==> flow/design.v (excerpt) <==
module alu(
    input clk,
    input rst,
    input [31:0] op_a,         
    input [31:0] op_b,         
    input [2:0] op_code,       
    input mode_fp,             
    input round_mode,          
    input start,               
    output reg [31:0] result,  
    output reg valid_out,      
    output reg [4:0] flags     
);
clock: 13.1 ns
lec_check: 0
abc_area: 0
cap_margin: 20
cell_pad_in_sites_detail_placement: 2
cell_pad_in_sites_global_placement: 2
core_margin: 2
core_utilization: 64
gpl_timing_driven: 1
max_routing_layer: met5
place_density: 0.51
setup_slack_margin: 3.16
slew_margin: 20
run.sh (not shown) runs the stock make flow with config.mk's settings and CLKGATE_MAP_FILE=.
The first run failed in 3_1_place_gp_skip_io, error GPL-0301.
Edit:
Settings changed: ABC_AREA 0 to not set, CELL_PAD_IN_SITES_DETAIL_PLACEMENT 2 to not set, CELL_PAD_IN_SITES_GLOBAL_PLACEMENT 2 to not set, CORE_UTILIZATION 64 to 51, CTS_CLUSTER_SIZE set to 97, GPL_TIMING_DRIVEN 1 to not set, MAX_ROUTING_LAYER met5 to not set, PLACE_DENSITY 0.51 to not set, SETUP_SLACK_MARGIN 3.16 to not set.
Clock period 13.1 ns to 12.2 ns, I/O delays scaled along.
Result: The changed run completed and failed the layout checks on setup timing. Die size came out higher by 25%. Synthesized area stays the same. Synthesized cell count does not change.
Edit:
Settings changed: ABC_AREA set to 1, CORE_UTILIZATION 51 to 72, CTS_CLUSTER_DIAMETER set to 163, PLACE_DENSITY set to 0.43, TNS_END_PERCENT set to 5.
Clock period 12.2 ns to 7.91 ns, I/O delays scaled along.
Result:
- With this change the flow died in 5_1_grt (GRT-0116)
- die size is lower by 31%
- area after synthesis is lower by 3.5%
- synthesized cell count is higher by 6.9%

* * *

north:
alu again, from the RTL that the note above started with.
Settings: LEC_CHECK=0, ABC_AREA=0, CAP_MARGIN=20, CORE_ASPECT_RATIO=1.13, CORE_MARGIN=10, CORE_UTILIZATION=54, CTS_CLUSTER_DIAMETER=26, CTS_CLUSTER_SIZE=43, GPL_ROUTABILITY_DRIVEN=1, GPL_TIMING_DRIVEN=0, MAX_ROUTING_LAYER=met5, MIN_ROUTING_LAYER=met1, PLACE_DENSITY=0.93, SLEW_MARGIN=0, TNS_END_PERCENT=45; clock period 18.2 ns.
What south does differently from north at the input level:
==> flow/config.mk <==
export PLATFORM = sky130hd
export DESIGN_NAME = alu
export DESIGN_NICKNAME = alu
export VERILOG_FILES = /design/flow/design.v
export SDC_FILE = /design/flow/constraint.sdc
export NUM_CORES = 4
export LEC_CHECK = 0
export CAP_MARGIN = 20
export CORE_MARGIN = 3
export CORE_UTILIZATION = 35
export GPL_ROUTABILITY_DRIVEN = 0
export SETUP_SLACK_MARGIN = 1.93
export SLEW_MARGIN = 20
==> flow/constraint.sdc <==
create_clock -name core_clock -period 15.2 [get_ports {clk}]
set_input_delay 3.0400 -clock core_clock [delete_from_list [all_inputs] [get_ports {clk}]]
set_output_delay 3.0400 -clock core_clock [all_outputs]
set_load 0.01 [all_outputs]
--- outcome ---
south ran to completion and came out clean on the timing, design-rule and antenna checks.
Summary: wire length, south better than north
Between north and south, register-to-register slack is higher for north, south comes in under that.
north ended up with temp_a[12] as its critical path startpoint; south ended up with temp_b[11].
Violation count after the first detailed-routing iteration on south is down relative to north.
Compared with north, the router placed fewer vias in south.
Delta (south minus north): final cell count went up, post-route worst hold slack went down, number of diodes went down, final critical-path share of the clock period did not really move.
south ended with more proportion of power drawn by flip-flops and latches than north.
Relative to north, south degrades total power.
Input-level comparison between east and south:
-- flow/config.mk --
<<< south, line 9
export CORE_MARGIN = 3
>>> east, line 9
export CORE_MARGIN = 4
<<< south, line 11
export GPL_ROUTABILITY_DRIVEN = 0
export SETUP_SLACK_MARGIN = 1.93
>>> east, line 11
export CTS_CLUSTER_SIZE = 71
export GPL_ROUTABILITY_DRIVEN = 1
export HOLD_SLACK_MARGIN = 0.09
export PLACE_DENSITY = 0.91
export SETUP_SLACK_MARGIN = -0.92
<<< south, line 14
>>> east, line 17
export TNS_END_PERCENT = 85
## What came out
- south | stages: all done | timing, DRC, antenna: all pass
- | east | all stages done | FAIL | negative setup slack |
- NOTE: cell depth of the worst setup path in east falls short of that of south
- east against south: combinational power now sits higher, final-report setup violation count went up, non-clock buffer count +161, HPWL after detailed placement rose by 4.9 mm.
- The final reports for east and south show first-pass GRT wire length higher in the former.
Power figures rest on the tool's default switching activity, not on a simulated workload.
